==> design.v <==
`timescale 1ns / 1ps
module skin_detection(
    input clk,
    input n_rst,
    input [23:0] i_vid_data,
    input i_vid_hsync,
    input i_vid_vsync,
    input i_vid_VDE,
    input [3:0] sw,
    output reg [23:0] o_vid_data,
    output reg o_vid_hsync,
    output reg o_vid_vsync,
    output reg o_vid_VDE
);
    localparam [7:0] skin_y = 8'd80;
    localparam [7:0] skin_cb_min = 8'd70;  
    localparam [7:0] skin_cb_max = 8'd135;  
    localparam [7:0] skin_cr_min = 8'd120;  
    localparam [7:0] skin_cr_max = 8'd180;   
    reg signed [8:0] y, ytemp;
    reg signed [8:0] cb;
    reg signed [8:0] cr;
    reg signed [8:0] rtemp,gtemp,btemp, rtemp2, gtemp2, btemp2;
    localparam [7:0] r  = 8'd255;
    localparam [7:0] g = 8'd0;
    localparam [7:0] b = 8'd255;
    wire [7:0] red, green, blue;
    assign {red, blue, green} = i_vid_data;
    wire hsync = i_vid_hsync;
    wire vsync = i_vid_vsync;
    wire VDE = i_vid_VDE;
    always @(posedge clk) begin
        if(sw == 4'd1) begin
        ytemp <= 16+ (256*red+green*645+blue*98)/1000;
        cb <= (577*(btemp-ytemp))/1000+128;
        cr <= (713*(rtemp-ytemp))/1000+128;
        y <= ytemp;
        rtemp <= red;
        gtemp <= green;
        btemp <= blue;
        rtemp2 <= rtemp;
        gtemp2 <= gtemp;
        btemp2 <= btemp;
        if(y > skin_y && skin_cb_min < cb && skin_cb_max > cb && skin_cr_min < cr && skin_cr_max > cr) begin
            o_vid_data[23:16] <= rtemp2;
            o_vid_data[15:8] <= btemp2;
            o_vid_data[7:0] <= gtemp2;
        end else begin
            o_vid_data[23:16] <= r;
            o_vid_data[15:8] <= b;
            o_vid_data[7:0] <= g;
        end
        o_vid_hsync <=  hsync;
        o_vid_vsync <=  vsync;
        o_vid_VDE <=  VDE;
    end
    end
endmodule
`timescale 1ns / 1ps
module inversion(
    input clk,
    input n_rst,
    input [23:0] i_vid_data,
    input i_vid_hsync,
    input i_vid_vsync,
    input i_vid_VDE,
    input [3:0] sw,
    output reg [23:0] o_vid_data,
    output reg o_vid_hsync,
    output reg o_vid_vsync,
    output reg o_vid_VDE
);
    wire [7:0] red, green, blue;
    assign {red, green, blue} = i_vid_data;
 always @(posedge clk) begin
        if(sw == 4'd2) begin
            o_vid_data[23:16] <= 255-red;
            o_vid_data[15:8] <= 255-green;
            o_vid_data[7:0] <= 255-blue;
        end
        o_vid_hsync <= i_vid_hsync;
        o_vid_vsync <=  i_vid_vsync;
        o_vid_VDE <=  i_vid_VDE;
        end
endmodule
`timescale 1ns / 1ps
module position(
input clk,
    input n_rst,
    input [23:0] i_vid_data,
    input i_vid_hsync,
    input i_vid_vsync,
    input i_vid_VDE,
    input [3:0] sw,
    output reg [23:0] o_vid_data,
    output reg o_vid_hsync,
    output reg o_vid_vsync,
    output reg o_vid_VDE
);
    wire [7:0] red, green, blue;
    reg [16:0] vcount, hcount;
    reg [16:0] vcount_q, hcount_q;
    assign {red, blue, green} = i_vid_data;
    always @* begin
        hcount = hcount_q;
        vcount = vcount_q;
        if(!n_rst) begin
            hcount = 0;
            vcount = 0;
        end else
            if(i_vid_VDE) begin
        if(hcount_q>=16'd1919) begin
            hcount = 0;
            if(vcount_q>=16'd1079)
                vcount =0;
         else vcount = vcount_q +1;
    end else hcount = hcount_q +1;
    end
    end
    always @(posedge clk) begin
        hcount_q <= hcount;
        vcount_q <= vcount;
    end
    wire [7:0] grey = (3*red)/100 + (59*green)/100 + (11*blue)/100;
     always @(posedge clk) begin
           if(sw == 4'd3) begin
             if (hcount > 200 && hcount < 800) begin
                o_vid_data[23:16] <= grey;
                 o_vid_data[15:8] <= grey; 
                 o_vid_data[7:0] <= grey;         
           end
           else
             o_vid_data <= i_vid_data;
           end
           o_vid_hsync <= i_vid_hsync;
           o_vid_vsync <=  i_vid_vsync;
           o_vid_VDE <=  i_vid_VDE;
           end
endmodule
`timescale 1ns / 1ps
module colour_change #
(
    parameter DATA_WIDTH = 24  
)
(
    input  wire                   clk,
    input  wire                   n_rst,
    input  wire [DATA_WIDTH-1:0] i_vid_data,
    input  wire                  i_vid_hsync,
    input  wire                  i_vid_vsync,
    input  wire                  i_vid_VDE,
    output reg [DATA_WIDTH-1:0] o_vid_data,
    output reg                  o_vid_hsync,
    output reg                  o_vid_vsync,
    output reg                  o_vid_VDE,
    input wire [3:0] btn,
    input wire [3:0] sw,
    output wire [3:0] led 
);
 assign led = 4'd0;
 wire [23:0] out1, out2,out3;
   wire hsync, vsync, vde, hsync2, vsync2, vde2, hsync3, vsync3, vde3;
   always@* begin
       case(sw)
           4'd1:begin o_vid_data=out1;
           o_vid_hsync = hsync;
           o_vid_vsync = vsync;
           o_vid_VDE = vde;
           end
           4'd2: begin 
            o_vid_data=out2;
            o_vid_hsync = hsync2;
            o_vid_vsync = vsync2;
            o_vid_VDE = vde2;
           end
           4'd3: begin 
           o_vid_data=out3;
           o_vid_hsync = hsync3;
           o_vid_vsync = vsync3;
           o_vid_VDE = vde3;
          end
          default: begin
           o_vid_data=i_vid_data;
           o_vid_hsync = i_vid_hsync;
           o_vid_vsync = i_vid_vsync;
           o_vid_VDE = i_vid_VDE;
           end
       endcase
   end
   skin_detection skin(.clk(clk), .n_rst(n_rst), .i_vid_data(i_vid_data), .i_vid_hsync(i_vid_hsync), .i_vid_vsync(i_vid_vsync), .i_vid_VDE(i_vid_VDE), .o_vid_data(out1), .o_vid_hsync(hsync), .o_vid_vsync(vsync), .o_vid_VDE(vde), .sw(sw));
   inversion inverse(.clk(clk), .n_rst(n_rst), .i_vid_data(i_vid_data), .i_vid_hsync(i_vid_hsync), .i_vid_vsync(i_vid_vsync), .i_vid_VDE(i_vid_VDE), .o_vid_data(out2), .o_vid_hsync(hsync2), .o_vid_vsync(vsync2), .o_vid_VDE(vde2), .sw(sw));
   position pos(.clk(clk), .n_rst(n_rst), .i_vid_data(i_vid_data), .i_vid_hsync(i_vid_hsync), .i_vid_vsync(i_vid_vsync), .i_vid_VDE(i_vid_VDE), .o_vid_data(out3), .o_vid_hsync(hsync3), .o_vid_vsync(vsync3), .o_vid_VDE(vde3), .sw(sw));
endmodule
==> run.sh <==
#!/bin/bash
# the make line also repeats each setting of config.mk as NAME=value (left out here)
make -C /OpenROAD-flow-scripts/flow DESIGN_CONFIG=/design/flow/config.mk WORK_HOME=/design/flow/orfs CLKGATE_MAP_FILE= finish
==> config.mk <==
export PLATFORM = sky130hd
export DESIGN_NAME = colour_change
export DESIGN_NICKNAME = colour_change
export VERILOG_FILES = /design/flow/design.v
export SDC_FILE = /design/flow/constraint.sdc
export NUM_CORES = 4
export LEC_CHECK = 0
export CAP_MARGIN = 20
export CORE_MARGIN = 2
export CORE_UTILIZATION = 40
export SETUP_SLACK_MARGIN = 2.19
export SLEW_MARGIN = 20
==> constraint.sdc <==
create_clock -name core_clock -period 18.1 [get_ports {clk}]
set_input_delay 3.6200 -clock core_clock [delete_from_list [all_inputs] [get_ports {clk}]]
set_output_delay 3.6200 -clock core_clock [all_outputs]
set_load 0.01 [all_outputs]
==> results of run 1 <==
==> layout make-up <==
type	count	area share [%]
tap	855	3.57
multi-input combinational	2597	68.8
clock inverter	15	0.693
clock buffer	17	1.42
timing repair buffer	179	5.04
sequential	179	17.3
inverter	253	3.18
==> per-layer routing <==
layer,up-vias,part of all wire [%],track usage (%)
li1,11700,-,-
met1,11200,48,27.9
met2,395,48,34.2
met3,45,2.8,1.53
met4,0,1.4,3.94
met5,-,0,0
==> stage by stage <==
step | std cells | worst slack [ns]
floorplan | 3109 | 2.20
global placement | 3982 | 0.648
detailed placement | 3982 | 0.582
CTS | 4043 | 2.19
global route | 4095 | 2.10
finish | 4095 | 2.59
==> timing repair <==
item | CTS | global route
pin swaps | 28 | 51
setup buffers | 29 | 52
resized | 80 | 142
endpoints found under the setup margin | 43 | 37
==> metrics.yaml, run 1 <==
critical_path:
  cp-start-kind: "primary input"
  cp.depth: 61
  reg2reg_from: "skin.rtemp[0]"
  arrival_ns: 15.70
  cp-endpoint: "pos.o_vid_data[5]"
  critPathRequiredTime_ns: 18.29
  cp_slowest_cell: "fa_1"
  path_class: "in2reg"
  r2r_slack_ns: 2.93
  critPathMaxStageDelay_ns: 0.54
  critPathLaunch: "i_vid_data[1]"
  critPathMaxFanout: 7
  critPathTopFamily: "adder cells"
  cpMostUsedCell: "buf_4"
  crit_path_end_kind: "register"
  r2r_end: "skin.cr[8]"
  reg2reg_depth: 66
  critPathBufInv: 12
final_timing:
  tns_ns: 0
  maxSlewViolCount: 0
  rsz0062_at_grt: "true"
  fin_crit_sh_pct: 85.7
  slew_headroom_pct: 33.8
  setup_viol: 0
  worstMarginPinSlew_ns: 0.989
  clock_skew_ns: 0.0148
  holdWs_ns: 0.428
  max_freq_ghz: 0.0645
  finalHoldViolCount: 0
  fin_crit_ns: 15.51
cells_and_area:
  fin_area_um2: 30000
  fillers: 6304
  final_net_count: 3617
  ff_latch_area_um2: 5170
  combGateArea_um2: 20600
  area_delta_synth_final_pct: 14.8
  final_core_util_pct: 46.5
place:
  gp_congestion: 0.888
  dpl-instance-area_um2: 27700
  dp_hpwl_um: 52800
  io_buffers: 59
logic_synthesis:
  synth-warning-count: 4
  synth-seq-cells: 179
  ff_type: "edfxtp_1"
  edf_count: 159
  syn_area_um2: 26100
  yosys.area.top_type_share_pct: 18.3
  yosysMostFrequentCell: "nand2_1"
  syn_area_per_cell_um2: 8.41
  synthArstFlopShare_pct: 0
  ys_sh_adder_pct: 19.9
  synth_cell_types: 146
  synthMuxAreaShare_pct: 4.07
  ys_top_cells_by_area: "edfxtp_1 18%, ha_1 14%, xnor2_1 5.9%"
  common_cells: "304 x nand2_1, 285 x ha_1, 251 x inv_1"
  ys_sh_simple_pct: 19.3
  yosys_cells: 3106
  synthCells: 3106
  yosys.area.top_type: "edfxtp_1"
  xor_share_pct: 8.46
  aoi_share_pct: 23.1
  synth_seq_share_pct: 19.8
  ys_chip_area_um2: 26100
  logic_family: "AND-OR/OR-AND gates"
min_path:
  hold_start: "skin.gtemp[3]"
  holdCritPathClass: "reg2reg"
  min_path_cells: 0
  holdPathEnd: "skin.gtemp2[3]"
floorplan:
  die_area_um2: 67400
  die_w_um: 260
  core_um2: 64500
  dieHeight_um: 260
  rows: 93
  io_pins: 68
  initial_core_util_pct: 40.5
route:
  diodes: 0
  drt_pass1_iterations: 6
  postRouteAntennaNets: 0
  post_drt_wl_per_cell_um: 16.9
  vias: 23300
  viasPerCell: 5.70
  wl_um: 69100
  drt-initial-drc-count: 1673
  drc: 0
job:
  drv_cap: 0
  warning_count: 53
clocking:
  cts_buffers: 17
  hold_buffers: 0
  cts_tree: "done"
  clock_latency_ns: 0.45
  clkTransAtPathRegs_ns: 0.08
  clock_sinks: 179
  clock-root-buffer: "clkbuf_16"
  h-tree-depth: 4
  clockBufferDepth: 2
run_status:
  status: "complete, no violations"
global_route:
  grt_pass1_wl_um: 112000
  overflow: 0
  grt_pass1_vias: 21900
  antenna_found_initial: 1
  grt_max_degree: 69
  track_usage_pct: 20.1
==> inputs of run 2 (changes only) <==
Settings changed: CAP_MARGIN 20 to 0, CORE_UTILIZATION 40 to 65, CTS_CLUSTER_DIAMETER set to 28, SETUP_SLACK_MARGIN 2.19 to 4.31.
Clock period 18.1 ns to 14.9 ns, I/O delays scaled along.
==> run 2 against run 1 <==
  * The layout now fails its checks (negative setup slack)
  * Worst hold slack worse by 0.013 ns
  * Critical path type is now reg2reg
  * Core utilization up 41 points
  * Area after synthesis unchanged
  * Clock skew grew 0.0039 ns
  * Critical path depth rose by 8
==> metrics.yaml, run 2 <==
run_status:
  status: "complete, but fails checks"
  failed_checks: "negative setup slack"
clocking:
  h-tree-depth: 4
  clkTransAtPathRegs_ns: 0.09
  cts_tree: "done"
  cts_buffers: 17
  clock_sinks: 179
  clockBufferDepth: 2
  clock_latency_ns: 0.45
  clock-root-buffer: "clkbuf_16"
min_path:
  min_path_cells: 0
  holdPathEnd: "skin.gtemp2[5]"
  holdCritPathClass: "reg2reg"
  hold_start: "skin.gtemp[5]"
critical_path:
  critPathTopFamily: "AND-OR/OR-AND gates"
  arrival_ns: 15.69
  cp-start-kind: "register"
  cpMostUsedCell: "buf_4"
  cp_slowest_cell: "xnor2_2"
  r2r_slack_ns: -0.60
  crit_path_end_kind: "register"
  critPathLaunch: "skin.rtemp[0]"
  r2r_end: "skin.cr[8]"
  critPathMaxStageDelay_ns: 0.72
  critPathMaxFanout: 9
  path_class: "reg2reg"
  critPathBufInv: 18
  cp-endpoint: "skin.cr[8]"
  critPathRequiredTime_ns: 15.09
  reg2reg_depth: 69
  reg2reg_from: "skin.rtemp[0]"
  cp.depth: 69
floorplan:
  core_um2: 39700
  dieHeight_um: 204
  die_w_um: 204
  io_pins: 68
  die_area_um2: 41800
  rows: 73
  initial_core_util_pct: 65.7
final_timing:
  holdWs_ns: 0.415
  clock_skew_ns: 0.0188
  rsz0062_at_grt: "true"
  fin_crit_sh_pct: 104
  setup_viol: 8
  max_freq_ghz: 0.0645
  maxSlewViolCount: 0
  slew_headroom_pct: 16.4
  worstMarginPinSlew_ns: 1.22
  layout_setup_ws_ns: -0.600
  tns_ns: -1.87
  fin_crit_ns: 15.50
  finalHoldViolCount: 0
place:
  gp_congestion: 0.926
  dpl-instance-area_um2: 28900
  dp_hpwl_um: 54800
  io_buffers: 59
  dpl.cell_count: 3706
logic_synthesis:
  syn_area_um2: 26100
  yosys.area.top_type: "edfxtp_1"
  synthArstFlopShare_pct: 0
  ys_top_cells_by_area: "edfxtp_1 18%, ha_1 14%, xnor2_1 5.9%"
  ys_chip_area_um2: 26100
  common_cells: "304 x nand2_1, 285 x ha_1, 251 x inv_1"
  synth_seq_share_pct: 19.8
  edf_count: 159
  yosysMostFrequentCell: "nand2_1"
  ff_type: "edfxtp_1"
  aoi_share_pct: 23.1
  synth_cell_types: 146
  synth-seq-cells: 179
  xor_share_pct: 8.46
  ys_sh_simple_pct: 19.3
  ys_sh_adder_pct: 19.9
  synthMuxAreaShare_pct: 4.07
  synthCells: 3106
  yosys_cells: 3106
  syn_area_per_cell_um2: 8.41
  logic_family: "AND-OR/OR-AND gates"
  synth-warning-count: 4
  yosys.area.top_type_share_pct: 18.3
job:
  warning_count: 56
  drv_cap: 0
route:
  viasPerCell: 6.91
  drc: 0
  vias: 28300
  wl_um: 91400
  post_drt_wl_per_cell_um: 22.3
  drt_pass1_iterations: 7
  drt-initial-drc-count: 3370
  postRouteAntennaNets: 0
global_route:
  grt_pass1_wl_um: 129000
  grt_pass1_vias: 26300
  antenna_found_initial: 5
  grt_max_degree: 88
  track_usage_pct: 37.4
  overflow: 0
cells_and_area:
  final_core_util_pct: 87.8
  final_net_count: 3945
  fin_area_um2: 34900
  area_delta_synth_final_pct: 33.6
  stdcell_count: 4094
==> run 2: timing repair <==
item	4_1_cts	5_1_grt
setup endpoints to repair	51	51
endpoints found under the hold margin	0	0
pin swaps	270	190
hold buffers	0	0
cloned	1	0
buffers inserted	252	102
resized	382	184
==> run 2: stage by stage <==
stage                     setup slack [ns]
after CTS                            0.563
after global routing                 -1.15
after floorplan                      0.812
final                               -0.600
after global placement             0.00145
after detailed placement            -0.324
==> run 2: final cells by class <==
class                           count  area (um^2)
Multi-Input combinational cell   2598        23300
Sequential cell                   179         5170
Fill cell                        1882         4840
Timing Repair Buffer              506         4190
Inverter                          253          963
Tap cell                          525          657
Clock buffer                       17          425
Clock inverter                     15          205
Antenna cell                        1         2.50
==> run 2: layer usage <==
metal / vias up / share of wire [%] / track usage [%] / routed length [um]
li1: 12400 / - / - / -
met1: 13500 / 37 / 45.1 / 33700
met2: 1857 / 48 / 66.9 / 44300
met3: 582 / 8.4 / 4.56 / 7690
met4: 4 / 6.3 / 16.0 / 5740
met5: - / 0.037 / 0 / 34
==> inputs of run 3 (changes only) <==
Settings changed: ABC_AREA set to 1, CAP_MARGIN 0 to 25, CELL_PAD_IN_SITES_GLOBAL_PLACEMENT set to 0, CORE_UTILIZATION 65 to 72, CTS_CLUSTER_DIAMETER 28 to 214, CTS_CLUSTER_SIZE set to 74, PLACE_DENSITY_LB_ADDON set to 0.04, SETUP_SLACK_MARGIN 4.31 to -0.66, TNS_END_PERCENT set to 70.
Clock period 14.9 ns to 10.7 ns, I/O delays scaled along.
==> run 3 against run 2 <==
  * The flow now stops in clock tree synthesis
  * Synthesized cell count up 4.1%
  * Area after synthesis fell by 7.5%
  * Die area is 16% lower
==> metrics.yaml, run 3 <==
place:
  dpl.cell_count: 4356
  dpl-instance-area_um2: 30200
  dp_hpwl_um: 59000
  place_ws_ns: -2.47
  gp_congestion: 0.922
  io_buffers: 59
logic_synthesis:
  yosys_cells: 3234
  synthMuxAreaShare_pct: 0
  aoi_share_pct: 10.6
  logic_family: "simple AND/OR/NAND/NOR gates"
  ys_sh_simple_pct: 30.0
  ys_chip_area_um2: 24200
  yosys.area.top_type: "edfxtp_1"
  synth-warning-count: 4
  ys_sh_adder_pct: 20.3
  edf_count: 159
  ff_type: "edfxtp_1"
  synthArstFlopShare_pct: 0
  ys_top_cells_by_area: "edfxtp_1 20%, ha_1 15%, nand2_1 9.5%"
  synth_seq_share_pct: 21.4
  synth_cell_types: 83
  yosys.area.top_type_share_pct: 19.8
  common_cells: "612 x nand2_1, 567 x inv_1, 284 x ha_1"
  synth-seq-cells: 179
  syn_area_per_cell_um2: 7.47
  yosysMostFrequentCell: "nand2_1"
  synthCells: 3234
  syn_area_um2: 24200
  xor_share_pct: 6.91
run_status:
  status: "aborted with a tool error"
  stop_error: "[ERROR DPL-0038] Utilization greater than 100%, impossible to legalize"
  haltStage: "clock tree synthesis"
floorplan:
  die_area_um2: 35000
  dieHeight_um: 187
  core_um2: 33300
  io_pins: 68
  die_w_um: 187
  rows: 67
  initial_core_util_pct: 72.6
-- run 3: metrics by stage --
step | TNS (ns) | hold slack [ns]
2_1_floorplan | -16.81 | 0.400
3_3_place_gp | -50.16 | 0.401
3_5_place_dp | -86.63 | 0.405
==> inputs of run 4 (changes only) <==
Settings changed: ABC_AREA 1 to not set, CAP_MARGIN 25 to 20, CELL_PAD_IN_SITES_GLOBAL_PLACEMENT 0 to not set, CORE_UTILIZATION 72 to 68, CTS_CLUSTER_DIAMETER 214 to not set, CTS_CLUSTER_SIZE 74 to not set, PLACE_DENSITY_LB_ADDON 0.04 to not set, SETUP_SLACK_MARGIN -0.66 to not set, TNS_END_PERCENT 70 to not set.
Clock period 10.7 ns to 16.4 ns, I/O delays scaled along.
==> run 4 against run 3 <==
  * Now clean on timing, DRC and antenna
  * Die area up 14%
  * Synthesized cell count shrank 4.0%
  * Area after synthesis grew 8.1%
==> metrics.yaml, run 4 <==
floorplan:
  io_pins: 68
  initial_core_util_pct: 69.2
  die_w_um: 200
  die_area_um2: 40000
  core_um2: 37800
  rows: 71
  dieHeight_um: 200
logic_synthesis:
  yosys.area.top_type_share_pct: 18.3
  synth_cell_types: 146
  syn_area_um2: 26100
  yosysMostFrequentCell: "nand2_1"
  synthCells: 3106
  ff_type: "edfxtp_1"
  yosys.area.top_type: "edfxtp_1"
  ys_top_cells_by_area: "edfxtp_1 18%, ha_1 14%, xnor2_1 5.9%"
  ys_sh_simple_pct: 19.3
  yosys_cells: 3106
  logic_family: "AND-OR/OR-AND gates"
  xor_share_pct: 8.46
  synthArstFlopShare_pct: 0
  synth_seq_share_pct: 19.8
  common_cells: "304 x nand2_1, 285 x ha_1, 251 x inv_1"
  aoi_share_pct: 23.1
  synthMuxAreaShare_pct: 4.07
  ys_chip_area_um2: 26100
  syn_area_per_cell_um2: 8.41
  ys_sh_adder_pct: 19.9
  edf_count: 159
  synth-seq-cells: 179
  synth-warning-count: 4
final_timing:
  slew_headroom_pct: 27.3
  fin_crit_sh_pct: 96.0
  worstMarginPinSlew_ns: 1.09
  layout_setup_ws_ns: 0.663
  fin_crit_ns: 15.74
  max_freq_ghz: 0.0635
  maxSlewViolCount: 0
  setup_viol: 0
  finalHoldViolCount: 0
  clock_skew_ns: 0.0131
  holdWs_ns: 0.428
critical_path:
  critPathTopFamily: "adder cells"
  critPathMaxFanout: 5
  cpMostUsedCell: "maj3_1"
  critPathBufInv: 5
  reg2reg_depth: 61
  cp_slowest_cell: "clkdlybuf4s50_1"
  critPathLaunch: "i_vid_data[5]"
  crit_path_end_kind: "register"
  cp-start-kind: "primary input"
  reg2reg_from: "skin.btemp[0]"
  cp.depth: 56
  arrival_ns: 15.92
  critPathMaxStageDelay_ns: 0.58
  critPathRequiredTime_ns: 16.59
  r2r_end: "skin.cb[8]"
  cp-endpoint: "pos.o_vid_data[7]"
  r2r_slack_ns: 0.82
  path_class: "in2reg"
cells_and_area:
  final_net_count: 3586
  fin_area_um2: 28700
  fillers: 2688
  combGateArea_um2: 20000
  stdcell_count: 3720
  area_delta_synth_final_pct: 9.79
  ff_latch_area_um2: 5170
  final_core_util_pct: 76.0
place:
  dpl.cell_count: 3663
  dpl-instance-area_um2: 27400
  io_buffers: 59
  dp_hpwl_um: 53400
  place_ws_ns: -0.263
  gp_congestion: 0.953
clocking:
  clock_sinks: 179
  cts_tree: "done"
  h-tree-depth: 4
  clock-root-buffer: "clkbuf_16"
  clockBufferDepth: 2
  clock_latency_ns: 0.45
  clkTransAtPathRegs_ns: 0.08
  cts_buffers: 17
global_route:
  grt_pass1_wl_um: 112000
  grt_max_degree: 85
  grt_pass1_vias: 23100
  overflow: 0
  track_usage_pct: 34.3
  antenna_found_initial: 0
route:
  post_drt_wl_per_cell_um: 18.8
  vias: 24500
  wl_um: 70000
  postRouteAntennaNets: 0
  diodes: 0
  drt_pass1_iterations: 6
  drc: 0
  viasPerCell: 6.58
  drt-initial-drc-count: 1981
run_status:
  status: "complete, no violations"
job:
  warning_count: 53
  drv_cap: 0
min_path:
  holdCritPathClass: "reg2reg"
  holdPathEnd: "skin.gtemp2[6]"
  min_path_cells: 0
  hold_start: "skin.gtemp[6]"
## run 4: layer usage
| metal | share of wire [%] | track usage, % |
|---|---|---|
| met3 | 6.6 | 4.33 |
| met1 | 42 | 44.2 |
| met2 | 48 | 60.1 |
| met4 | 3.2 | 10.9 |
| met5 | 0 | 0 |
## run 4: final cells by class
class,count,area share [%]
clock buffers,17,1.48
well taps,511,2.23
repair buffers,148,4.46
clock inverters,15,0.702
inverters,253,3.31
multi-input cells,2597,69.8
flip-flops and latches,179,18.0
## run 4: stage by stage
step | TNS, ns
global placement | 0
global route | -0.452
floorplan | 0
detailed placement | -0.811
finish | 0
CTS | 0
## run 4: repair_timing
item | in CTS | in global routing
pin swaps | 0 | 18
gates resized | 1 | 88
setup endpoints to repair | 1 | 37
hold buffers | 0 | 0
buffers inserted | 0 | 25
==> inputs of run 5 (changes only) <==
Settings changed: ABC_AREA set to 0, CAP_MARGIN 20 to 25, CELL_PAD_IN_SITES_GLOBAL_PLACEMENT set to 0, CORE_ASPECT_RATIO set to 1.82, CORE_UTILIZATION 68 to 67, CTS_CLUSTER_DIAMETER set to 88, PLACE_DENSITY_LB_ADDON set to 0.21, SETUP_SLACK_MARGIN set to 5.0, TNS_END_PERCENT set to 70.
Clock period 16.4 ns to 32.1 ns, I/O delays scaled along.
==> run 5 against run 4 <==
  * Register-to-register slack improved by 13 ns
  * Die area rose by 1.6%
  * Cell count down 2.3%
  * First-iteration DRC count decreased by 21%
  * Critical path depth unchanged
  * Final area down 3.4%
  * Still clean on timing, DRC and antenna
  * Flip-flop count unchanged
  * Synthesized cell count is the same
  * Setup slack improved by 10 ns
==> metrics.yaml, run 5 <==
run_status:
  status: "complete, no violations"
final_timing:
  tns_ns: 0
  clock_skew_ns: 0.0157
  rsz0062_at_grt: "false"
  slew_headroom_pct: 32.9
  max_freq_ghz: 0.0477
  setup_viol: 0
  layout_setup_ws_ns: 11.12
  worstMarginPinSlew_ns: 1.01
  fin_crit_sh_pct: 65.3
  finalHoldViolCount: 0
  maxSlewViolCount: 0
  fin_crit_ns: 20.98
logic_synthesis:
  syn_area_um2: 26100
  logic_family: "AND-OR/OR-AND gates"
  aoi_share_pct: 23.1
  syn_area_per_cell_um2: 8.41
  ys_chip_area_um2: 26100
  synthMuxAreaShare_pct: 4.07
  ys_top_cells_by_area: "edfxtp_1 18%, ha_1 14%, xnor2_1 5.9%"
  synthArstFlopShare_pct: 0
  synth_seq_share_pct: 19.8
  yosys.area.top_type: "edfxtp_1"
  edf_count: 159
  synth-warning-count: 4
  common_cells: "304 x nand2_1, 285 x ha_1, 251 x inv_1"
  xor_share_pct: 8.46
  synthCells: 3106
  synth_cell_types: 146
  synth-seq-cells: 179
  yosysMostFrequentCell: "nand2_1"
  ff_type: "edfxtp_1"
  yosys_cells: 3106
  ys_sh_adder_pct: 19.9
  yosys.area.top_type_share_pct: 18.3
  ys_sh_simple_pct: 19.3
cells_and_area:
  fillers: 2939
  area_delta_synth_final_pct: 6.11
  ff_latch_area_um2: 5170
  combGateArea_um2: 19600
  final_net_count: 3516
global_route:
  grt_pass1_wl_um: 112000
  overflow: 0
  grt_max_degree: 85
  grt_pass1_vias: 23700
  antenna_found_initial: 0
  track_usage_pct: 33.8
floorplan:
  die_w_um: 150
  rows: 97
  io_pins: 68
  core_um2: 38500
  dieHeight_um: 270
  initial_core_util_pct: 67.9
  die_area_um2: 40700
clocking:
  clock-root-buffer: "clkbuf_16"
  clock_latency_ns: 0.46
  cts.repair.resized: 0
  cts_tree: "done"
  post_cts_buffers: 0
  clockBufferDepth: 2
  clkTransAtPathRegs_ns: 0.08
  h-tree-depth: 4
  hold_buffers: 0
  clock_sinks: 179
  cts_buffers: 17
critical_path:
  cp.depth: 56
  path_class: "in2reg"
  reg2reg_depth: 57
  r2r_slack_ns: 14.19
  critPathBufInv: 5
  critPathRequiredTime_ns: 32.31
  critPathTopFamily: "adder cells"
  cp_slowest_cell: "clkdlybuf4s50_1"
  arrival_ns: 21.18
  reg2reg_from: "skin.ytemp[0]"
  crit_path_end_kind: "register"
  r2r_end: "skin.cb[8]"
  critPathLaunch: "i_vid_data[0]"
  critPathMaxStageDelay_ns: 0.84
  cp-start-kind: "primary input"
  critPathMaxFanout: 8
  cpMostUsedCell: "maj3_1"
  cp-endpoint: "pos.o_vid_data[23]"
route:
  viasPerCell: 6.60
  postRouteAntennaNets: 0
  wl_um: 69800
  post_drt_wl_per_cell_um: 19.2
  drc: 0
  vias: 24000
  drt-initial-drc-count: 1564
  drt_pass1_iterations: 6
min_path:
  holdPathEnd: "skin.gtemp2[7]"
  min_path_cells: 0
  hold_start: "skin.gtemp[7]"
  holdCritPathClass: "reg2reg"
job:
  drv_cap: 0
  warning_count: 51
place:
  dp_hpwl_um: 54700
  gp_congestion: 0.956
  io_buffers: 59
  place_ws_ns: 10.99
-- run 5: metal layers --
layer	GRT usage, %	vias up	wire, um
met5	0	-	0
met4	23.2	0	4920
met2	62.8	768	37100
met3	4.04	255	2510
li1	-	11500	-
met1	34.2	11500	25200
-- run 5: per-stage QoR --
step	hold WS [ns]	util [%]	cells	cell area [um^2]
2_1_floorplan	0.400	-	3109	26100
6_report	0.424	72.0	3635	27700
4_1_cts	0.425	71.9	3632	27700
5_1_grt	0.433	72.0	3634	27700
3_3_place_gp	0.401	70.3	3600	27000
3_5_place_dp	0.405	70.3	3600	27000
-- run 5: layout make-up --
class / instances / share of cell area (%)
Antenna cell: 1 / 0.00903
Clock buffer: 17 / 1.53
Clock inverter: 15 / 0.704
Inverter: 253 / 3.43
Multi-Input combinational cell: 2597 / 70.7
Sequential cell: 179 / 18.7
Tap cell: 495 / 2.23
Timing Repair Buffer: 78 / 2.73
==> inputs of run 6 (changes only) <==
Settings changed: ABC_AREA 0 to not set, CAP_MARGIN 25 to 20, CELL_PAD_IN_SITES_GLOBAL_PLACEMENT 0 to not set, CORE_ASPECT_RATIO 1.82 to not set, CORE_UTILIZATION 67 to 64, CTS_CLUSTER_DIAMETER 88 to not set, PLACE_DENSITY_LB_ADDON 0.21 to not set, SETUP_SLACK_MARGIN 5.0 to 3.51, TNS_END_PERCENT 70 to not set.
Clock period 32.1 ns to 13.5 ns, I/O delays scaled along.
==> run 6 against run 5 <==
  * Sequential share of layout area down 4.7 points
  * The layout now fails its checks (max-capacitance violations, max-slew violations, negative setup slack)
  * Highest routed layer is now met5
  * Setup slack worse by 13 ns
  * First-iteration DRC count rose to 3.2 times the previous value
==> metrics.yaml, run 6 <==
cells_and_area:
  fin_area_um2: 36900
  final_net_count: 4215
  area_delta_synth_final_pct: 41.3
  fillers: 1608
  stdcell_count: 4374
global_route:
  grt_max_degree: 91
  grt_pass1_wl_um: 142000
  antenna_found_initial: 8
  track_usage_pct: 41.5
  overflow: 0
  grt_pass1_vias: 28200
min_path:
  holdPathEnd: "skin.gtemp2[3]"
  hold_start: "skin.gtemp[3]"
  holdCritPathClass: "reg2reg"
  min_path_cells: 0
clocking:
  clock-root-buffer: "clkbuf_16"
  clockBufferDepth: 2
  clkTransAtPathRegs_ns: 0.11
  clock_sinks: 179
  cts_tree: "done"
  cts_buffers: 17
  h-tree-depth: 4
  hold_buffers: 0
  clock_latency_ns: 0.48
place:
  dpl.cell_count: 4063
  gp_congestion: 0.939
  io_buffers: 59
  place_ws_ns: -1.25
  dp_hpwl_um: 60000
  dpl-instance-area_um2: 31500
critical_path:
  cp.depth: 63
  reg2reg_from: "skin.ytemp[1]"
  path_class: "reg2reg"
  cp-endpoint: "skin.cr[1]"
  r2r_end: "skin.cr[1]"
  critPathTopFamily: "AND-OR/OR-AND gates"
  cp-start-kind: "register"
  critPathLaunch: "skin.ytemp[1]"
  cpMostUsedCell: "buf_4"
  reg2reg_depth: 63
  crit_path_end_kind: "register"
  critPathRequiredTime_ns: 13.71
  cp_slowest_cell: "a21oi_1"
  critPathBufInv: 13
  r2r_slack_ns: -2.33
  arrival_ns: 16.04
  critPathMaxFanout: 10
  critPathMaxStageDelay_ns: 0.65
logic_synthesis:
  edf_count: 159
  syn_area_per_cell_um2: 8.41
  aoi_share_pct: 23.1
  synth-seq-cells: 179
  syn_area_um2: 26100
  yosys.area.top_type_share_pct: 18.3
  synthMuxAreaShare_pct: 4.07
  synthCells: 3106
  synth_cell_types: 146
  yosys.area.top_type: "edfxtp_1"
  synth-warning-count: 4
  synth_seq_share_pct: 19.8
  logic_family: "AND-OR/OR-AND gates"
  ys_sh_adder_pct: 19.9
  yosysMostFrequentCell: "nand2_1"
  ff_type: "edfxtp_1"
  yosys_cells: 3106
  synthArstFlopShare_pct: 0
  ys_chip_area_um2: 26100
  ys_top_cells_by_area: "edfxtp_1 18%, ha_1 14%, xnor2_1 5.9%"
  xor_share_pct: 8.46
  common_cells: "304 x nand2_1, 285 x ha_1, 251 x inv_1"
  ys_sh_simple_pct: 19.3
route:
  post_drt_wl_per_cell_um: 25.9
  drt-initial-drc-count: 5039
  viasPerCell: 7.22
  postRouteAntennaNets: 0
  drt_pass1_iterations: 9
  drc: 0
  vias: 31600
  wl_um: 113000
final_timing:
  worstMarginPinSlew_ns: 1.77
  holdWs_ns: 0.426
  max_freq_ghz: 0.0632
  layout_setup_ws_ns: -2.33
  finalHoldViolCount: 0
  clock_skew_ns: 0.0310
  tns_ns: -36.33
  fin_crit_sh_pct: 117
  maxSlewViolCount: 2
  slew_headroom_pct: -19.4
  setup_viol: 37
  fin_crit_ns: 15.83
  rsz0062_at_grt: "true"
floorplan:
  die_area_um2: 42400
  die_w_um: 206
  initial_core_util_pct: 64.4
  core_um2: 40600
  rows: 74
  io_pins: 68
  dieHeight_um: 206
run_status:
  failed_checks: "max-capacitance violations, max-slew violations, negative setup slack"
  status: "complete, but fails checks"
job:
  warning_count: 56
  drv_cap: 1
## run 6: stage by stage
stage,utilization (%)
2_1_floorplan,-
3_3_place_gp,77.6
3_5_place_dp,77.6
4_1_cts,86.1
5_1_grt,91.0
6_report,91.0
## run 6: area by class of cell
type	count	area, um^2	area share, %
multi-input combinational	2597	23200	62.7
timing repair buffer	777	6350	17.2
sequential	179	5170	14.0
inverter	253	968	2.62
tap	532	666	1.80
clock buffer	17	425	1.15
clock inverter	15	159	0.431
antenna	4	10.0	0.0271
## run 6: repair_timing
action | CTS | global route
resized | 350 | 259
buffers inserted | 177 | 97
cloned | 0 | 1
pin swaps | 224 | 237
endpoints found under the setup margin | 51 | 51
## run 6: metal layers
metal | wire length [um] | track usage, % | part of all wire, %
met1 | 36800 | 47.9 | 32
met2 | 51400 | 72.8 | 45
met3 | 13400 | 6.45 | 12
met4 | 11800 | 24.1 | 10
met5 | 83 | 0 | 0.073
==> inputs of run 7 (changes only) <==
Settings changed: CORE_ASPECT_RATIO set to 0.71, CORE_UTILIZATION 64 to 70, CTS_CLUSTER_SIZE set to 37, HOLD_SLACK_MARGIN set to 0.29, SETUP_SLACK_MARGIN 3.51 to 3.95, TNS_END_PERCENT set to 5.
==> run 7 against run 6 <==
  * Die area shrank 8.4%
  * Area after synthesis is the same
  * The flow now stops in global routing
  * Synthesized cell count is the same
==> metrics.yaml, run 7 <==
run_status:
  status: "aborted with a tool error"
  haltStage: "global routing"
  stop_error: "[ERROR GRT-0116] Global routing finished with congestion. Check the congestion regions in the DRC Viewer."
place:
  dp_hpwl_um: 70500
  dpl-instance-area_um2: 32600
  gp_congestion: 1.01
  io_buffers: 59
clocking:
  clockBufferDepth: 2
  h-tree-depth: 4
  cts_buffers: 17
  clock_sinks: 179
  hold_buffers: 0
  clock-root-buffer: "clkbuf_16"
logic_synthesis:
  synth_seq_share_pct: 19.8
  ys_sh_simple_pct: 19.3
  aoi_share_pct: 23.1
  synthCells: 3106
  xor_share_pct: 8.46
  edf_count: 159
  synth-warning-count: 4
  ys_top_cells_by_area: "edfxtp_1 18%, ha_1 14%, xnor2_1 5.9%"
  yosys.area.top_type: "edfxtp_1"
  synth-seq-cells: 179
  ys_chip_area_um2: 26100
  synthArstFlopShare_pct: 0
  yosys_cells: 3106
  ff_type: "edfxtp_1"
  ys_sh_adder_pct: 19.9
  common_cells: "304 x nand2_1, 285 x ha_1, 251 x inv_1"
  logic_family: "AND-OR/OR-AND gates"
  yosysMostFrequentCell: "nand2_1"
  synth_cell_types: 146
  yosys.area.top_type_share_pct: 18.3
  synthMuxAreaShare_pct: 4.07
  syn_area_per_cell_um2: 8.41
  syn_area_um2: 26100
floorplan:
  die_w_um: 233
  dieHeight_um: 167
  core_um2: 36700
  initial_core_util_pct: 71.2
  rows: 59
  io_pins: 68
  die_area_um2: 38900
global_route:
  track_usage_pct: 89.5
  overflow: 460
==> run 7: layer usage <==
| layer | track usage (%) | GRT overflow |
|---|---|---|
| met1 | 88.4 | 15 |
| met5 | 53.9 | 1 |
| met3 | 81.8 | 19 |
| met4 | 88.9 | 170 |
| met2 | 101 | 255 |
==> run 7: stage by stage <==
stage / setup slack, ns / hold WS, ns / util, % / std cells
after global placement: -0.837 / 0.402 / 89.0 / 4298
after floorplan: -0.308 / 0.400 / - / 3109
after CTS: -0.625 / 0.433 / 97.0 / 4424
after detailed placement: -1.42 / 0.407 / 89.0 / 4298
==> run 7: repair_timing <==
item,4_1_cts
pin swaps,207
endpoints found under the setup margin,51
setup buffers,94
gates resized,350
==> inputs of run 8 (changes only) <==
Settings changed: ABC_AREA set to 0, CAP_MARGIN 20 to 25, CELL_PAD_IN_SITES_GLOBAL_PLACEMENT set to 0, CORE_ASPECT_RATIO 0.71 to not set, CORE_UTILIZATION 70 to 47, CTS_CLUSTER_DIAMETER set to 399, CTS_CLUSTER_SIZE 37 to 98, HOLD_SLACK_MARGIN 0.29 to not set, PLACE_DENSITY_LB_ADDON set to 0.25, SETUP_SLACK_MARGIN 3.95 to 5.0, TNS_END_PERCENT 5 to 70.
Clock period 13.5 ns to 32.1 ns, I/O delays scaled along.
==> run 8 against run 7 <==
  * Area after synthesis stayed put
  * Synthesized cell count stayed put
  * Die area is 48% higher
  * The run now finishes clean
==> metrics.yaml, run 8 <==
run_status:
  status: "complete, no violations"
clocking:
  post_cts_buffers: 0
  clkTransAtPathRegs_ns: 0.07
  cts_tree: "done"
  hold_buffers: 0
  cts_buffers: 17
  clockBufferDepth: 2
  clock-root-buffer: "clkbuf_16"
  clock_latency_ns: 0.43
  cts.repair.resized: 0
  clock_sinks: 179
  h-tree-depth: 4
place:
  dpl.cell_count: 3851
  gp_congestion: 0.901
  io_buffers: 59
  dp_hpwl_um: 52300
  place_ws_ns: 10.89
  dpl-instance-area_um2: 27400
route:
  diodes: 0
  wl_um: 66700
  wl_met2_um: 32500
  drt-initial-drc-count: 1357
  vias: 23300
  post_drt_wl_per_cell_um: 17.2
  postRouteAntennaNets: 0
  route.met3.wl_um: 1810
  drt_pass1_iterations: 5
  viasPerCell: 5.99
  met1_length_um: 31700
  top_layer: "met4"
  drc: 0
global_route:
  grt_pass1_wl_um: 110000
  grt_max_degree: 83
  grt_pass1_vias: 22100
  antenna_found_initial: 0
  overflow: 0
  track_usage_pct: 22.9
job:
  warning_count: 51
  drv_cap: 0
logic_synthesis:
  ff_type: "edfxtp_1"
  common_cells: "304 x nand2_1, 285 x ha_1, 251 x inv_1"
  synth-warning-count: 4
  ys_chip_area_um2: 26100
  ys_top_cells_by_area: "edfxtp_1 18%, ha_1 14%, xnor2_1 5.9%"
  yosys.area.top_type: "edfxtp_1"
  synth_cell_types: 146
  yosys.area.top_type_share_pct: 18.3
  xor_share_pct: 8.46
  edf_count: 159
  logic_family: "AND-OR/OR-AND gates"
  yosys_cells: 3106
  synthArstFlopShare_pct: 0
  syn_area_um2: 26100
  synthMuxAreaShare_pct: 4.07
  aoi_share_pct: 23.1
  yosysMostFrequentCell: "nand2_1"
  syn_area_per_cell_um2: 8.41
  synthCells: 3106
  ys_sh_simple_pct: 19.3
  synth_seq_share_pct: 19.8
  ys_sh_adder_pct: 19.9
  synth-seq-cells: 179
critical_path:
  critPathRequiredTime_ns: 32.40
  cp-endpoint: "pos.o_vid_data[23]"
  r2r_end: "skin.cb[8]"
  critPathLaunch: "i_vid_data[2]"
  r2r_slack_ns: 14.23
  cp.depth: 56
  critPathMaxFanout: 12
  cp-start-kind: "primary input"
  reg2reg_depth: 57
  path_class: "in2reg"
  critPathMaxStageDelay_ns: 0.85
  cp_slowest_cell: "clkdlybuf4s50_1"
  arrival_ns: 20.99
  crit_path_end_kind: "register"
  critPathTopFamily: "adder cells"
  reg2reg_from: "skin.ytemp[0]"
  critPathBufInv: 5
  cpMostUsedCell: "maj3_1"
cells_and_area:
  stdcell_count: 3885
  area_delta_synth_final_pct: 7.01
  fin_area_um2: 28000
  fillers: 5169
  final_net_count: 3514
final_timing:
  max_freq_ghz: 0.0483
  worstMarginPinSlew_ns: 1.01
  fin_crit_ns: 20.69
  clock_skew_ns: 0.0142
  setup_viol: 0
  rsz0062_at_grt: "false"
  layout_setup_ws_ns: 11.41
  holdWs_ns: 0.421
  maxSlewViolCount: 0
  tns_ns: 0
  slew_headroom_pct: 32.9
  finalHoldViolCount: 0
  fin_crit_sh_pct: 64.5
floorplan:
  die_w_um: 240
  core_um2: 55000
  dieHeight_um: 240
  rows: 86
  io_pins: 68
  die_area_um2: 57500
  initial_core_util_pct: 47.5
min_path:
  min_path_cells: 0
  holdCritPathClass: "reg2reg"
  holdPathEnd: "skin.gtemp2[4]"
  hold_start: "skin.gtemp[4]"
## run 8: metal layers
layer,vias to the layer above,track usage [%]
met3,55,1.34
met4,0,3.86
met2,450,40.6
li1,11500,-
met5,-,0
met1,11300,31.0
## run 8: per-stage QoR
step / util (%)
2_1_floorplan: -
3_3_place_gp: 49.7
3_5_place_dp: 49.7
4_1_cts: 50.8
5_1_grt: 50.8
6_report: 50.8
## run 8: layout make-up
cell class / count / area, um^2 / area share [%]
Inverter: 253 / 950 / 3.40
Clock buffer: 18 / 429 / 1.54
Sequential cell: 179 / 5170 / 18.5
Multi-Input combinational cell: 2597 / 19600 / 70.1
Tap cell: 748 / 936 / 3.35
Timing Repair Buffer: 76 / 718 / 2.57
Clock inverter: 14 / 141 / 0.506
==> inputs of run 9 (changes only) <==
Settings changed: CORE_UTILIZATION 47 to 71, CTS_CLUSTER_DIAMETER 399 to 205, CTS_CLUSTER_SIZE 98 to 35, PLACE_DENSITY set to 0.37, PLACE_DENSITY_LB_ADDON 0.25 to not set, SETUP_SLACK_MARGIN 5.0 to -1.03, TNS_END_PERCENT 70 to 85.
Clock period 32.1 ns to 10.2 ns, I/O delays scaled along.
==> run 9 against run 8 <==
  * The flow now stops in clock tree synthesis
  * Area after synthesis stayed put
  * Die area is 33% lower
  * Synthesized cell count stayed put
==> metrics.yaml, run 9 <==
run_status:
  status: "aborted with a tool error"
  haltStage: "clock tree synthesis"
  stop_error: "[ERROR DPL-0038] Utilization greater than 100%, impossible to legalize"
place:
  dpl.cell_count: 4531
  dp_hpwl_um: 87900
  io_buffers: 59
  gp_congestion: 0.960
  dpl-instance-area_um2: 35100
logic_synthesis:
  ff_type: "edfxtp_1"
  logic_family: "AND-OR/OR-AND gates"
  ys_top_cells_by_area: "edfxtp_1 18%, ha_1 14%, xnor2_1 5.9%"
  synthArstFlopShare_pct: 0
  xor_share_pct: 8.46
  yosys.area.top_type: "edfxtp_1"
  synth_cell_types: 146
  synth-warning-count: 4
  yosysMostFrequentCell: "nand2_1"
  aoi_share_pct: 23.1
  syn_area_um2: 26100
  synthMuxAreaShare_pct: 4.07
  ys_sh_adder_pct: 19.9
  ys_chip_area_um2: 26100
  common_cells: "304 x nand2_1, 285 x ha_1, 251 x inv_1"
  synthCells: 3106
  yosys.area.top_type_share_pct: 18.3
  synth_seq_share_pct: 19.8
  synth-seq-cells: 179
  yosys_cells: 3106
  ys_sh_simple_pct: 19.3
  syn_area_per_cell_um2: 8.41
  edf_count: 159
floorplan:
  core_um2: 36400
  die_area_um2: 38300
  dieHeight_um: 196
  initial_core_util_pct: 71.7
  die_w_um: 196
  rows: 70
  io_pins: 68
-- run 9: through the flow --
step,setup slack (ns)
after detailed placement,-4.52
after floorplan,-3.16
after global placement,-3.21
==> inputs of run 10 (changes only) <==
Settings changed: ABC_AREA 0 to 1, CAP_MARGIN 25 to 20, CELL_PAD_IN_SITES_GLOBAL_PLACEMENT 0 to not set, CORE_UTILIZATION 71 to 72, CTS_CLUSTER_DIAMETER 205 to not set, CTS_CLUSTER_SIZE 35 to not set, PLACE_DENSITY 0.37 to 0.39, SETUP_SLACK_MARGIN -1.03 to not set, TNS_END_PERCENT 85 to not set.
Clock period 10.2 ns to 15.8 ns, I/O delays scaled along.
==> run 10 against run 9 <==
  * The run now finishes clean
  * Synthesized cell count grew 4.1%
  * Area after synthesis is 7.5% lower
  * Die area shrank 8.6%
==> metrics.yaml, run 10 <==
place:
  gp_congestion: 0.865
  io_buffers: 59
  place_ws_ns: 0.107
  dp_hpwl_um: 44500
  dpl.cell_count: 3727
  dpl-instance-area_um2: 25200
route:
  postRouteAntennaNets: 0
  drt-initial-drc-count: 1232
  wl_um: 55600
  viasPerCell: 5.62
  vias: 21100
  drc: 0
  diodes: 0
  post_drt_wl_per_cell_um: 14.8
  drt_pass1_iterations: 5
logic_synthesis:
  syn_area_um2: 24200
  synth-seq-cells: 179
  xor_share_pct: 6.91
  yosys.area.top_type: "edfxtp_1"
  aoi_share_pct: 10.6
  logic_family: "simple AND/OR/NAND/NOR gates"
  yosys_cells: 3234
  ys_sh_simple_pct: 30.0
  synthArstFlopShare_pct: 0
  ys_top_cells_by_area: "edfxtp_1 20%, ha_1 15%, nand2_1 9.5%"
  yosys.area.top_type_share_pct: 19.8
  ff_type: "edfxtp_1"
  synth_cell_types: 83
  edf_count: 159
  synth-warning-count: 4
  synthCells: 3234
  ys_sh_adder_pct: 20.3
  syn_area_per_cell_um2: 7.47
  synthMuxAreaShare_pct: 0
  yosysMostFrequentCell: "nand2_1"
  ys_chip_area_um2: 24200
  synth_seq_share_pct: 21.4
  common_cells: "612 x nand2_1, 567 x inv_1, 284 x ha_1"
cells_and_area:
  fin_area_um2: 26000
  fillers: 2479
  final_net_count: 3688
  stdcell_count: 3760
  area_delta_synth_final_pct: 7.52
critical_path:
  r2r_end: "skin.cr[8]"
  critPathMaxFanout: 8
  cp.depth: 79
  arrival_ns: 14.75
  reg2reg_from: "skin.ytemp[0]"
  cpMostUsedCell: "nand2_1"
  critPathTopFamily: "simple AND/OR/NAND/NOR gates"
  crit_path_end_kind: "register"
  critPathBufInv: 15
  cp-start-kind: "primary input"
  cp_slowest_cell: "fa_1"
  critPathRequiredTime_ns: 15.97
  critPathMaxStageDelay_ns: 0.58
  reg2reg_depth: 89
  path_class: "in2reg"
  critPathLaunch: "i_vid_data[0]"
  r2r_slack_ns: 2.14
  cp-endpoint: "pos.o_vid_data[7]"
clocking:
  clockBufferDepth: 2
  clkTransAtPathRegs_ns: 0.09
  cts_tree: "done"
  cts_buffers: 17
  clock_latency_ns: 0.46
  h-tree-depth: 4
  clock_sinks: 179
  clock-root-buffer: "clkbuf_16"
global_route:
  antenna_found_initial: 0
  grt_max_degree: 79
  grt_pass1_vias: 20700
  grt_pass1_wl_um: 93900
  overflow: 0
  track_usage_pct: 32.1
floorplan:
  dieHeight_um: 187
  die_area_um2: 35000
  io_pins: 68
  initial_core_util_pct: 72.6
  rows: 67
  die_w_um: 187
  core_um2: 33300
final_timing:
  setup_viol: 0
  worstMarginPinSlew_ns: 0.994
  fin_crit_ns: 14.58
  slew_headroom_pct: 33.6
  tns_ns: 0
  finalHoldViolCount: 0
  clock_skew_ns: 0.0157
  maxSlewViolCount: 0
  fin_crit_sh_pct: 92.3
  layout_setup_ws_ns: 1.22
  max_freq_ghz: 0.0686
min_path:
  holdPathEnd: "skin.gtemp2[3]"
  min_path_cells: 0
  holdCritPathClass: "reg2reg"
  hold_start: "skin.gtemp[3]"
job:
  warning_count: 53
  drv_cap: 0
run_status:
  status: "complete, no violations"
==> run 10: timing repair <==
action                                  CTS  global route
endpoints found under the setup margin    0            18
resized                                   0            17
buffers inserted                          0             1
hold buffers                              0             0
==> run 10: final cells by class <==
type	count	area (um^2)	area share, %
Clock buffer	17	425	1.64
Clock inverter	15	236	0.911
Inverter	633	2400	9.26
Multi-Input combinational cell	2396	16500	63.4
Sequential cell	179	5170	19.9
Tap cell	448	561	2.16
Timing Repair Buffer	72	699	2.69
==> run 10: metrics by stage <==
step                hold slack, ns  util, %
CTS                          0.423     77.8
detailed placement           0.405     75.9
floorplan                    0.400        -
global route                 0.430     78.0
global placement             0.402     75.9
finish                       0.426     78.0
==> run 10: routing by layer <==
| metal | track usage [%] | vias up | routed length (um) |
|---|---|---|---|
| met5 | 0 | - | 0 |
| met4 | 12.3 | 0 | 2080 |
| met3 | 2.66 | 136 | 2180 |
| met2 | 59.2 | 519 | 28000 |
| met1 | 38.7 | 9865 | 23300 |
| li1 | - | 10600 | - |
==> inputs of run 11 (changes only) <==
Settings changed: ABC_AREA 1 to not set, CORE_UTILIZATION 72 to 40, PLACE_DENSITY 0.39 to not set.
Clock period 15.8 ns to 28.8 ns, I/O delays scaled along.
==> run 11 against run 10 <==
  * Clock skew decreased by 0.0083 ns
  * Final area increased by 8.1%
  * Critical path type unchanged
==> metrics.yaml, run 11 <==
critical_path:
  crit_path_end_kind: "register"
  cp-endpoint: "pos.o_vid_data[7]"
  reg2reg_from: "skin.btemp[0]"
  r2r_end: "skin.cb[8]"
  reg2reg_depth: 58
  critPathMaxStageDelay_ns: 0.81
  critPathLaunch: "i_vid_data[2]"
  cp.depth: 55
  critPathMaxFanout: 12
  cp_slowest_cell: "clkdlybuf4s50_1"
  path_class: "in2reg"
  critPathTopFamily: "adder cells"
  cpMostUsedCell: "maj3_1"
  critPathBufInv: 4
  arrival_ns: 20.28
  critPathRequiredTime_ns: 28.99
  r2r_slack_ns: 11.04
  cp-start-kind: "primary input"
route:
  viasPerCell: 5.67
  diodes: 0
  post_drt_wl_per_cell_um: 16.5
  wl_um: 65800
  postRouteAntennaNets: 0
  drt_pass1_iterations: 5
  vias: 22600
  drc: 0
  drt-initial-drc-count: 1497
global_route:
  grt_pass1_vias: 21100
  track_usage_pct: 19.3
  grt_max_degree: 67
  overflow: 0
  grt_pass1_wl_um: 108000
  antenna_found_initial: 0
final_timing:
  tns_ns: 0
  fin_crit_ns: 20.09
  layout_setup_ws_ns: 8.71
  finalHoldViolCount: 0
  max_freq_ghz: 0.0498
  setup_viol: 0
  rsz0062_at_grt: "false"
  slew_headroom_pct: 30.4
  clock_skew_ns: 0.00737
  fin_crit_sh_pct: 69.7
  worstMarginPinSlew_ns: 1.04
  maxSlewViolCount: 0
logic_synthesis:
  yosys.area.top_type_share_pct: 18.3
  synthMuxAreaShare_pct: 4.07
  synth-warning-count: 4
  syn_area_um2: 26100
  ys_sh_simple_pct: 19.3
  yosys.area.top_type: "edfxtp_1"
  yosys_cells: 3106
  aoi_share_pct: 23.1
  ys_top_cells_by_area: "edfxtp_1 18%, ha_1 14%, xnor2_1 5.9%"
  logic_family: "AND-OR/OR-AND gates"
  common_cells: "304 x nand2_1, 285 x ha_1, 251 x inv_1"
  synth_cell_types: 146
  syn_area_per_cell_um2: 8.41
  yosysMostFrequentCell: "nand2_1"
  xor_share_pct: 8.46
  ys_sh_adder_pct: 19.9
  synthArstFlopShare_pct: 0
  synthCells: 3106
  edf_count: 159
  ff_type: "edfxtp_1"
  synth-seq-cells: 179
  synth_seq_share_pct: 19.8
  ys_chip_area_um2: 26100
min_path:
  min_path_cells: 0
  holdPathEnd: "skin.gtemp2[7]"
  hold_start: "skin.gtemp[7]"
  holdCritPathClass: "reg2reg"
clocking:
  clkTransAtPathRegs_ns: 0.07
  cts_tree: "done"
  hold_buffers: 0
  cts.repair.resized: 0
  clockBufferDepth: 2
  clock_latency_ns: 0.44
  post_cts_buffers: 0
  clock-root-buffer: "clkbuf_16"
  clock_sinks: 179
  cts_buffers: 17
  h-tree-depth: 4
cells_and_area:
  fillers: 6504
  combGateArea_um2: 19600
  area_delta_synth_final_pct: 7.50
  ff_latch_area_um2: 5170
  final_net_count: 3514
floorplan:
  dieHeight_um: 260
  core_um2: 64500
  die_area_um2: 67400
  die_w_um: 260
  io_pins: 68
  rows: 93
  initial_core_util_pct: 40.5
place:
  place_ws_ns: 8.36
  dp_hpwl_um: 52000
  gp_congestion: 0.880
  io_buffers: 59
run_status:
  status: "complete, no violations"
job:
  warning_count: 51
  drv_cap: 0
## run 11: through the flow
stage / area (um^2) / cells / util, % / hold WS, ns
after floorplan: 26100 / 3109 / - / 0.400
after global placement: 27500 / 3960 / 42.7 / 0.400
after detailed placement: 27500 / 3960 / 42.7 / 0.405
after CTS: 28100 / 3992 / 43.5 / 0.421
after global routing: 28100 / 3992 / 43.6 / 0.425
final: 28100 / 3992 / 43.6 / 0.421
## run 11: layout make-up
type / instances / area share (%)
clock buffers: 19 / 1.54
multi-input cells: 2597 / 69.8
inverters: 253 / 3.38
repair buffers: 76 / 2.54
clock inverters: 13 / 0.481
flip-flops and latches: 179 / 18.4
well taps: 855 / 3.81
## run 11: metal layers
layer | wire length (um) | GRT usage (%)
met5 | 0 | 0
met1 | 32100 | 26.5
met4 | 754 | 3.26
met2 | 31300 | 33.4
met3 | 1680 | 1.59
==> inputs of run 12 (changes only) <==
Settings changed: ABC_AREA set to 0, CORE_UTILIZATION 40 to 37, CTS_CLUSTER_DIAMETER set to 70, CTS_CLUSTER_SIZE set to 11, PLACE_DENSITY set to 0.82.
Clock period 28.8 ns to 20.0 ns, I/O delays scaled along.
==> run 12 against run 11 <==
  * Area after synthesis did not move
  * Largest cell class unchanged
  * Core utilization fell by 3.3 points
  * Via count rose by 3.5%
  * Critical endpoint is now pos.o_vid_data[23]
  * Flip-flop count did not move
  * Final area rose by 0.20%
  * Critical path depth did not move
  * Cell count rose by 2.0%
  * Non-clock buffer count fell by 6
  * Clock-buffer cell count fell by 2
  * Global-route usage fell by 1.9 points
  * Sequential share of layout area barely moved
  * Still clean on timing, DRC and antenna
==> metrics.yaml, run 12 <==
run_status:
  status: "complete, no violations"
floorplan:
  die_w_um: 270
  io_pins: 68
  core_um2: 69900
  die_area_um2: 72700
  rows: 97
  initial_core_util_pct: 37.4
  dieHeight_um: 270
final_timing:
  max_freq_ghz: 0.0540
  tns_ns: 0
  rsz0062_at_grt: "false"
  worstMarginPinSlew_ns: 1.03
  finalHoldViolCount: 0
  fin_crit_sh_pct: 92.6
  slew_headroom_pct: 30.7
  clock_skew_ns: 0.0190
  fin_crit_ns: 18.52
  setup_viol: 0
  maxSlewViolCount: 0
logic_synthesis:
  synthCells: 3106
  synth-warning-count: 4
  ff_type: "edfxtp_1"
  edf_count: 159
  ys_chip_area_um2: 26100
  synthMuxAreaShare_pct: 4.07
  xor_share_pct: 8.46
  ys_top_cells_by_area: "edfxtp_1 18%, ha_1 14%, xnor2_1 5.9%"
  aoi_share_pct: 23.1
  ys_sh_simple_pct: 19.3
  synth-seq-cells: 179
  yosysMostFrequentCell: "nand2_1"
  syn_area_per_cell_um2: 8.41
  yosys.area.top_type_share_pct: 18.3
  ys_sh_adder_pct: 19.9
  yosys.area.top_type: "edfxtp_1"
  yosys_cells: 3106
  common_cells: "304 x nand2_1, 285 x ha_1, 251 x inv_1"
  syn_area_um2: 26100
  synthArstFlopShare_pct: 0
  synth_seq_share_pct: 19.8
  logic_family: "AND-OR/OR-AND gates"
  synth_cell_types: 146
cells_and_area:
  stdcell_count: 4072
  area_delta_synth_final_pct: 7.71
  fillers: 6825
  final_net_count: 3508
  ff_latch_area_um2: 5170
  combGateArea_um2: 19600
global_route:
  grt_pass1_vias: 22100
  grt_pass1_wl_um: 108000
  overflow: 0
  grt_max_degree: 79
  antenna_found_initial: 0
  track_usage_pct: 17.4
clocking:
  cts.repair.resized: 0
  cts_buffers: 17
  clock_sinks: 179
  post_cts_buffers: 0
  clockBufferDepth: 2
  hold_buffers: 0
  h-tree-depth: 4
  cts_tree: "done"
  clock-root-buffer: "clkbuf_16"
  clkTransAtPathRegs_ns: 0.08
  clock_latency_ns: 0.44
job:
  drv_cap: 0
  warning_count: 51
route:
  drt-initial-drc-count: 1865
  wl_um: 65200
  drt_pass1_iterations: 5
  vias: 23400
  post_drt_wl_per_cell_um: 16.0
  viasPerCell: 5.75
  drc: 0
  postRouteAntennaNets: 0
critical_path:
  r2r_end: "skin.cb[8]"
  critPathMaxStageDelay_ns: 0.84
  cp-start-kind: "primary input"
  path_class: "in2reg"
  arrival_ns: 18.83
  cpMostUsedCell: "maj3_1"
  critPathTopFamily: "adder cells"
  critPathRequiredTime_ns: 20.31
  reg2reg_from: "skin.btemp[0]"
  r2r_slack_ns: 2.14
  cp.depth: 55
  cp_slowest_cell: "clkdlybuf4s50_1"
  cp-endpoint: "pos.o_vid_data[23]"
  reg2reg_depth: 58
  critPathMaxFanout: 12
  crit_path_end_kind: "register"
  critPathBufInv: 4
  critPathLaunch: "i_vid_data[2]"
min_path:
  hold_start: "skin.gtemp[2]"
  min_path_cells: 0
  holdCritPathClass: "reg2reg"
  holdPathEnd: "skin.gtemp2[2]"
place:
  gp_congestion: 0.918
  io_buffers: 59
  dpl.cell_count: 4039
  dp_hpwl_um: 50200
==> run 12: cell type report <==
type                    count  share of cell area (%)
clock buffers              17                    1.51
diodes                      1                 0.00889
well taps                 940                    4.18
clock inverters            15                   0.520
repair buffers             70                    2.37
flip-flops and latches    179                    18.4
multi-input cells        2597                    69.6
inverters                 253                    3.38
==> run 12: per-stage QoR <==
stage	hold WS (ns)	setup WS (ns)	utilization, %	instance area, um^2
final	0.425	1.48	40.2	28100
after CTS	0.422	1.64	40.2	28100
after global routing	0.426	0.578	40.2	28100
after floorplan	0.400	3.53	-	26100
after detailed placement	0.405	1.23	39.4	27600
after global placement	0.401	1.55	39.4	27600
==> run 12: routing by layer <==
layer | track usage (%) | share of wire [%] | up-vias
met2 | 30.2 | 48 | 712
li1 | - | - | 11500
met5 | 0 | 0 | -
met3 | 1.45 | 4.6 | 89
met1 | 23.0 | 45 | 11200
met4 | 4.93 | 2.0 | 0
